## fjord
## byte_unit_top
module byte_unit_top (
  input clk,
  input rstn,
  output  [7:0] imem_addr,
  input  [20:0] imem_data,
  output  [7:0] dmem_addr,
  output        dmem_we,
  output [15:0] dmem_wdata,
  input  [15:0] dmem_rdata,
  input  sema_valid_i,  
  input  sema_data_i,   
  output sema_ready_o,  
  input  sema_is_empty_i,  
  output sema_write_o,     
  output sema_data_o,      
  output halted
);
For scale: ~490 flip-flops, ~79 I/O pins.
Settings: LEC_CHECK=0, ABC_AREA=0, CAP_MARGIN=15, CELL_PAD_IN_SITES_DETAIL_PLACEMENT=0, CELL_PAD_IN_SITES_GLOBAL_PLACEMENT=0, CORE_MARGIN=2, CORE_UTILIZATION=72, CTS_CLUSTER_DIAMETER=353, CTS_CLUSTER_SIZE=24, PLACE_DENSITY_LB_ADDON=0.01, SETUP_SLACK_MARGIN=-0.08, SLEW_MARGIN=20; clock period 2.03 ns.
run.sh (not shown) runs the stock make flow with config.mk's settings and CLKGATE_MAP_FILE=.
The log for fjord ends in 5_1_grt with error GRT-0116, so the run never completed.
--- input diff fjord..tundra ---
==> flow/config.mk <==
export PLATFORM = sky130hd
export DESIGN_NAME = byte_unit_top
export DESIGN_NICKNAME = byte_unit_top
export VERILOG_FILES = /design/flow/design.v
export SDC_FILE = /design/flow/constraint.sdc
export NUM_CORES = 4
export LEC_CHECK = 0
export CAP_MARGIN = 0
export CORE_MARGIN = 2
export CORE_UTILIZATION = 69
export SLEW_MARGIN = 20
==> flow/constraint.sdc <==
create_clock -name core_clock -period 2.99 [get_ports {clk}]
set_input_delay 0.5980 -clock core_clock [delete_from_list [all_inputs] [get_ports {clk}]]
set_output_delay 0.5980 -clock core_clock [all_outputs]
set_load 0.01 [all_outputs]
Findings:
- The final report for tundra shows a completed flow and a layout that fails verification, specifically negative setup slack.
- Note that the quantity of gates resized following cts recorded for tundra amounts to 0.061 times the value seen in fjord.
- fjord has a higher number of instances in the placed design than tundra.
- Taking fjord as the reference, in tundra cell area reported after detailed placement shows a reduction of about 10%, placeable core region shows an increase of about 5%, post-detailed-placement half-perimeter wirelength shows a reduction of about 10%.
[inputs] sierra vs tundra
--- a/flow/config.mk
+++ b/flow/config.mk
@@ -6,6 +6,6 @@
 export NUM_CORES = 4
 export LEC_CHECK = 0
-export CAP_MARGIN = 0
+export CAP_MARGIN = 20
 export CORE_MARGIN = 2
-export CORE_UTILIZATION = 69
+export CORE_UTILIZATION = 17
 export SLEW_MARGIN = 20
==> flow/constraint.sdc <==
create_clock -name core_clock -period 5.74 [get_ports {clk}]
set_input_delay 1.1480 -clock core_clock [delete_from_list [all_inputs] [get_ports {clk}]]
set_output_delay 1.1480 -clock core_clock [all_outputs]
set_load 0.01 [all_outputs]
### Flow results
- Per the final summary, sierra finished and its layout is clean on timing, DRC and antenna.
- Comparing tundra and sierra, chip height is lower on tundra.
- Area taken by flip-flops and latches across tundra and sierra: no real change.
- [diff] first-pass GRT wire length, sierra relative to tundra: improvement
- Delta (sierra minus tundra): headroom to the max-slew limit fell by 3.3 points, largest stage delay on the critical path rose by 420 ps.
The inputs of lagoon differ from those of sierra as listed below.
--- a/flow/config.mk
+++ b/flow/config.mk
@@ -6,6 +6,13 @@
 export NUM_CORES = 4
 export LEC_CHECK = 0
+export ABC_AREA = 1
 export CAP_MARGIN = 20
+export CORE_ASPECT_RATIO = 0.5
 export CORE_MARGIN = 2
-export CORE_UTILIZATION = 17
+export CORE_UTILIZATION = 72
+export CTS_CLUSTER_DIAMETER = 364
+export CTS_CLUSTER_SIZE = 95
+export PLACE_DENSITY = 0.36
+export SETUP_SLACK_MARGIN = 0.32
 export SLEW_MARGIN = 20
+export TNS_END_PERCENT = 10
==> flow/constraint.sdc <==
create_clock -name core_clock -period 2.21 [get_ports {clk}]
set_input_delay 0.4420 -clock core_clock [delete_from_list [all_inputs] [get_ports {clk}]]
set_output_delay 0.4420 -clock core_clock [all_outputs]
set_load 0.01 [all_outputs]
### Flow results
lagoon got as far as 5_1_grt, where a tool error ended the run.
Compared with sierra, lagoon shows a higher chip area from the yosys synthesis statistics.
lagoon vs. sierra: tally of unique sky130hd cells used after synthesis shrank by 43%; post-synthesis simple-gate area fraction grew by 11 points; mean area per synthesized cell shrank by 2.7 µm².
lagoon ends up with a synthesized cell count that is about 40% higher than in sierra.

* * *

== job 4550 ==
Starting RTL as in the previous note.
## byte_unit_top
module byte_unit_top (
  input clk,
  input rstn,
  output  [7:0] imem_addr,
  input  [20:0] imem_data,
  output  [7:0] dmem_addr,
  output        dmem_we,
  output [15:0] dmem_wdata,
  input  [15:0] dmem_rdata,
  input  sema_valid_i,  
  input  sema_data_i,   
  output sema_ready_o,  
  input  sema_is_empty_i,  
  output sema_write_o,     
  output sema_data_o,      
  output halted
);
wire [7:0]  if_instruction_address_o;
reg  [20:0] if_instruction;
wire [4:0]  id_opcode_o;
wire        id_alu_src_o;
wire        id_mem_branch_o;
wire        id_mem_write_o;
wire        id_mem_read_o;
wire        id_reg_write_o;
wire        id_mem_to_reg_o;
wire        id_sema_read_o;
wire        id_sema_write_o;
wire [3:0]  id_rd_id_o;
wire [15:0] id_rs1_o;
wire [15:0] id_rs2_o;
wire [15:0] id_imm_o;
wire        ex_phase_done_o;
wire [15:0] ex_alu_result_o;
wire  [7:0] ex_branch_target_address_o;
wire        ex_branch_taken_o;
wire  [3:0] ex_rd_id_o;
wire        ex_mem_branch_o;
wire        ex_mem_write_o;
wire        ex_mem_read_o;
wire        ex_reg_write_o;
  ...
clock: 5.0 ns
lec_check: 0
abc_area: 0
cap_margin: 20
core_aspect_ratio: 1.17
core_margin: 3
core_utilization: 35
cts_cluster_diameter: 45
cts_cluster_size: 58
gpl_routability_driven: 0
gpl_timing_driven: 0
hold_slack_margin: -0.07
max_routing_layer: met5
setup_slack_margin: 0.25
slew_margin: 20
tns_end_percent: 50
Job 4550 was carried through to the last stage, and its layout satisfied the timing, design-rule and antenna checks.
diff inputs: job 4550 => job 4152
Settings: MAX_ROUTING_LAYER removed (was met5); GPL_TIMING_DRIVEN removed (was 0); SETUP_SLACK_MARGIN removed (was 0.25); ABC_AREA removed (was 0); CAP_MARGIN changed from 20 to 0; GPL_ROUTABILITY_DRIVEN removed (was 0); CORE_MARGIN changed from 3 to 2; TNS_END_PERCENT removed (was 50); CTS_CLUSTER_DIAMETER changed from 45 to 93; CTS_CLUSTER_SIZE removed (was 58); HOLD_SLACK_MARGIN removed (was -0.07); CORE_UTILIZATION changed from 35 to 69; CORE_ASPECT_RATIO removed (was 1.17); the clock period (ns, I/O delays scaled along) changed from 5.0 to 2.69.
Findings:
Row post-route total power: job 4152 higher / job 4550 lower
No crash in job 4152: every stage finished, but the layout fails its final checks due to setup timing.
Final area on job 4152 is behind job 4550.
Relative to job 4550, the final layout net count of job 4152 is higher by 110.
Area growth from synthesis to layout was higher in job 4152 than in job 4550.
Run comparison: job 4550 classification of the worst-slack hold path in2async; job 4152 classification of the worst-slack hold path in2reg
Post-layout utilization of the core for job 4152 is higher than for job 4550.
Lower final clock period utilization by the worst path was reported by job 4550, not job 4152.
What job 9507 does differently from job 4152 at the input level:
Settings: CAP_MARGIN: 0 -> 20; CORE_UTILIZATION: 69 -> 72; CTS_CLUSTER_DIAMETER: 93 -> 63; the clock period (ns, I/O delays scaled along): 2.69 -> 2.6.
Results
Job 9507: it failed during global routing, and the tool reported GRT-0232. Job 4152 had finished all stages when the layout checks came back failing, citing setup timing. Taking job 4152 as the reference, in job 9507 HPWL after detailed placement +about 5%, TritonCTS buffer count saw an increase, placeable core area fell about 5%, number of core rows fell by 2, overall die height moved down. Die: job 9507 smaller than job 4152.
### job 9507 -> job 1954
Settings: a change of CORE_UTILIZATION from 72 to 40; a deleted CTS_CLUSTER_DIAMETER that had been 63; a change of the clock period (ns, I/O delays scaled along) from 2.6 to 3.9.
## What came out
- Job 1954 completed; timing, DRC and antenna clean
- Delta (job 1954 minus job 9507): area after synthesis held steady; share of synthesized area spent on multiplexers held steady.
- Per the comparison of job 1954 with job 9507, height of the die increased by 68 um relative to the old numbers, count of placed standard cells including taps climbed 157.
- Job 1954 against job 9507: placement row count higher; placed cell area lower; clock buffer count from CTS higher.
- Job 1954 against job 9507: average cell area after synthesis neither gained nor lost much; number of instances resized during post-cts repair lost 97; die area picked up an extra about 80%; core box area picked up an extra 81%.
Edits applied to the flow inputs when going from job 1954 to job 6789:
Settings: swapping 40 for 35 in CORE_UTILIZATION; putting GPL_ROUTABILITY_DRIVEN at 0 where nothing was set; putting TNS_END_PERCENT at 55 where nothing was set; putting CORE_ASPECT_RATIO at 0.87 where nothing was set; swapping 3.9 for 5.0 in the clock period (ns, I/O delays scaled along).
Notes after the runs:
- The final layout from job 6789, which completed every stage, passed the timing, design-rule and antenna checks at the end of the flow.
- Measured against each other, job 1954 and job 6789 differ in clock network fraction of design power, the higher figure coming from job 1954.
- Job 6789 reports its endpoint of the worst setup timing path as instruction_execute_inst.alu_result[10] while job 1954 reports instruction_execute_inst.alu_result[13].
- Higher critical path depth was reported by job 1954, not job 6789.
- [job 6789] power attributed to combinational cells fell about 24% relative to job 1954
- In job 6789, the clock tree cell share of total cell area came out 0.46 points below the value in job 1954.
- When the final numbers for job 1954 and job 6789 were put side by side, the time the final worst path needs with I/O delays and setup turned out to be greater in job 6789.
- In the metrics for job 1954 and job 6789, the one carrying the higher pin slew with the least headroom to its limit is job 6789.
For job 7112, these inputs were changed with respect to job 6789:
Settings: CORE_UTILIZATION: 35 -> 70; SETUP_SLACK_MARGIN: unset -> 0.44; GPL_ROUTABILITY_DRIVEN: 0 -> unset; CTS_CLUSTER_DIAMETER: unset -> 44; CORE_ASPECT_RATIO: 0.87 -> unset; TNS_END_PERCENT: 55 -> unset; the clock period (ns, I/O delays scaled along): 5.0 -> 3.31.
==> results <==
Job 7112 vs job 6789, fraction of area in non-clock buffers went up by 2.2 points. The minimum hold slack of job 7112 was inferior to that of job 6789. The share of total power in combinational logic was comparable across job 7112 and job 6789. Job 7112 vs job 6789 — count of plain and timing-repair buffers climbed by more than half. Job 6789 → job 7112: final cell count dropped 461, met2 wire length climbed about 12%, synthesized chip area reported by yosys barely changed, post-CTS clock slew at the launch and capture registers of the worst setup and hold paths dropped 20 ps, final worst clock skew climbed 35 ps. Relative to job 6789, required time at the endpoint of the critical path decreased by 1680 ps in job 7112. For job 7112, the termination of the worst setup path was instruction_execute_inst.ex_mem_write_data[0], unlike job 6789, where it was instruction_execute_inst.alu_result[10]. Source-to-sink clock delay at the later pin of the worst-skew pair is higher on job 7112.

* * *

Setup of JK:
byte_unit_top again, from the RTL that the note above started with.
Design byte_unit_top, start of the top module:
module byte_unit_top (
  input clk,
  input rstn,
  output  [7:0] imem_addr,
  input  [20:0] imem_data,
  output  [7:0] dmem_addr,
  output        dmem_we,
  output [15:0] dmem_wdata,
  input  [15:0] dmem_rdata,
  input  sema_valid_i,  
  input  sema_data_i,   
  output sema_ready_o,  
  input  sema_is_empty_i,  
  output sema_write_o,     
  output sema_data_o,      
  output halted
);
Settings: LEC_CHECK=0, ABC_AREA=1, CAP_MARGIN=20, CORE_ASPECT_RATIO=1.97, CORE_MARGIN=2, CORE_UTILIZATION=67, CTS_CLUSTER_DIAMETER=338, CTS_CLUSTER_SIZE=59, PLACE_DENSITY=0.35, SLEW_MARGIN=20; clock period 5.0 ns.
Seen in the log of JK: GRT-0116 during 5_1_grt, after which the run never completed.
--- input diff JK..MS ---
Settings: CORE_ASPECT_RATIO: 1.97 -> 0.87; CTS_CLUSTER_SIZE: 59 -> 79; HOLD_SLACK_MARGIN: unset -> -0.07; CTS_CLUSTER_DIAMETER: 338 -> 45; GPL_TIMING_DRIVEN: unset -> 0; CORE_UTILIZATION: 67 -> 35; MAX_ROUTING_LAYER: unset -> met4; TNS_END_PERCENT: unset -> 55; CORE_MARGIN: 2 -> 3; PLACE_DENSITY: 0.35 -> unset; GPL_ROUTABILITY_DRIVEN: unset -> 0.
### Flow results
- From JK to MS, per-instance average area after synthesis did not move at all.
- Diff JK -> MS | die span in x | up by more than 100%
- Measured against JK, the number of placement rows of MS comes out at 0.916 times the reference value.
- MS -> JK: post-synth tally of flip-flops with integrated enable delta 0, exact match
- Reported for MS and JK, number of cell instances after yosys synthesis turned out identical to the last digit.
- In MS, the number of levels the H-tree was split into came out 2 above the value in JK.
- The die of MS is larger than the one used in JK.
- Compared with JK, total placed instance area in MS increased by a few percent.
- Between MS and JK, the count of input and output buffers does not differ in any meaningful way.
- The flow did not stop early for MS: all stages ran, and the layout cleared the timing, design-rule and antenna checks.
- In the metrics for MS and JK, the one carrying the higher height of the die is JK.
Here is what was changed in the inputs of AL compared with MS.
Settings: ABC_AREA no longer set, was 1; HOLD_SLACK_MARGIN no longer set, was -0.07; CTS_CLUSTER_SIZE no longer set, was 79; CORE_UTILIZATION now 62, was 35; CORE_ASPECT_RATIO no longer set, was 0.87; CORE_MARGIN now 2, was 3; TNS_END_PERCENT no longer set, was 55; GPL_ROUTABILITY_DRIVEN no longer set, was 0; MAX_ROUTING_LAYER no longer set, was met4; CTS_CLUSTER_DIAMETER no longer set, was 45; GPL_TIMING_DRIVEN no longer set, was 0; SETUP_SLACK_MARGIN now 0.4, previously not set; the clock period (ns, I/O delays scaled along) now 3.45, was 5.0.
--- outcome ---
Delta (AL minus MS): hold slack fell by 0.21 ns; area reported by Yosys stat went down 660 um^2. Looking at die area, AL sits about 45% below MS. Looking at number of buffers outside the clock class in the layout across AL and MS, the one that comes out lower is AL. AL against MS; total via count after detailed routing is down by more than 10%. AL ended up with a lower synthesized cell count than MS did. [compare] base=MS new=AL: final non-filler cell area has decreased, share of power burned in combinational logic now sits lower, portion of total power attributed to sequential cells saw an increase, power consumption saw a decrease, share of final layout cell area taken by non-clock buffers moved up.
Modified inputs, TR compared to AL
Settings: setting HOLD_SLACK_MARGIN to -0.09 for the first time; changing CAP_MARGIN from 20 to 0; changing CORE_UTILIZATION from 62 to 69; removing SETUP_SLACK_MARGIN (formerly 0.4); setting CTS_CLUSTER_DIAMETER to 101 for the first time; changing the clock period (ns, I/O delays scaled along) from 3.45 to 2.52.
TR against AL; die size is down by a little under 10%.
Number of placement rows: TR vs AL down about 5%
Re post-synthesis share of cell area spent on full adders, half adders and majority gates: no difference whatsoever between AL and TR.
Taking AL over TR, the chip width ratio works out to 1.05.
For number of cells upsized or downsized after cts, dividing the value from TR by the value from AL gives 3.3.
Sort AL and TR by standard cell area after detailed placement desc -> top: TR
TR: ODB-0269 in 5_1_grt -> run aborted
In the tables for AL and TR, routability-driven placement congestion ratio reads higher with TR.
Post-DP HPWL: TR vs AL up 7900 um
Reported for AL and TR, flip-flop and latch count after synthesis turned out identical to the last digit.

* * *

Setup of run A:
Starting RTL as in the previous note.
Settings: LEC_CHECK=0, ABC_AREA=1, CAP_MARGIN=15, CELL_PAD_IN_SITES_DETAIL_PLACEMENT=1, CORE_MARGIN=10, CORE_UTILIZATION=32, MAX_ROUTING_LAYER=met5, PLACE_DENSITY_LB_ADDON=0.27, SETUP_SLACK_MARGIN=0.05, SLEW_MARGIN=10; clock period 3.79 ns.
Run A ran to completion and came out clean on the timing, design-rule and antenna checks.
Changes in run B relative to run A:
==> flow/config.mk <==
export PLATFORM = sky130hd
export DESIGN_NAME = byte_unit_top
export DESIGN_NICKNAME = byte_unit_top
export VERILOG_FILES = /design/flow/design.v
export SDC_FILE = /design/flow/constraint.sdc
export NUM_CORES = 4
export LEC_CHECK = 0
export CAP_MARGIN = 20
export CORE_MARGIN = 2
export CORE_UTILIZATION = 30
export SLEW_MARGIN = 20
==> flow/constraint.sdc <==
create_clock -name core_clock -period 3.9 [get_ports {clk}]
set_input_delay 0.7800 -clock core_clock [delete_from_list [all_inputs] [get_ports {clk}]]
set_output_delay 0.7800 -clock core_clock [all_outputs]
set_load 0.01 [all_outputs]
Notes after the runs:
- Both conditions hold for run B: the flow ran to the end and the final layout passed the timing, design-rule and antenna checks.
- Of the two candidates, run A has the worse synthesized area and run B the better one.
- The total inserted antenna cells of run B and that of run A are within noise of each other.
- Compared with run A, run B shows a higher hold slack.
- Power in run B is about 60% below run A.
- Comparing run B and run A, clock insertion delay at the later pin of the skew report is higher on run A.
- Buffers plus inverters on the worst setup path in run B is 2 lower than in run A
- Run B: non-clock buffer count 2 below run A
- Run B against run A: slew at the pin closest to its max-slew limit went up by 0.21 ns; peak per-stage delay on the critical path shrank by 0.07 ns.
Power and IR drop assume default switching activity.
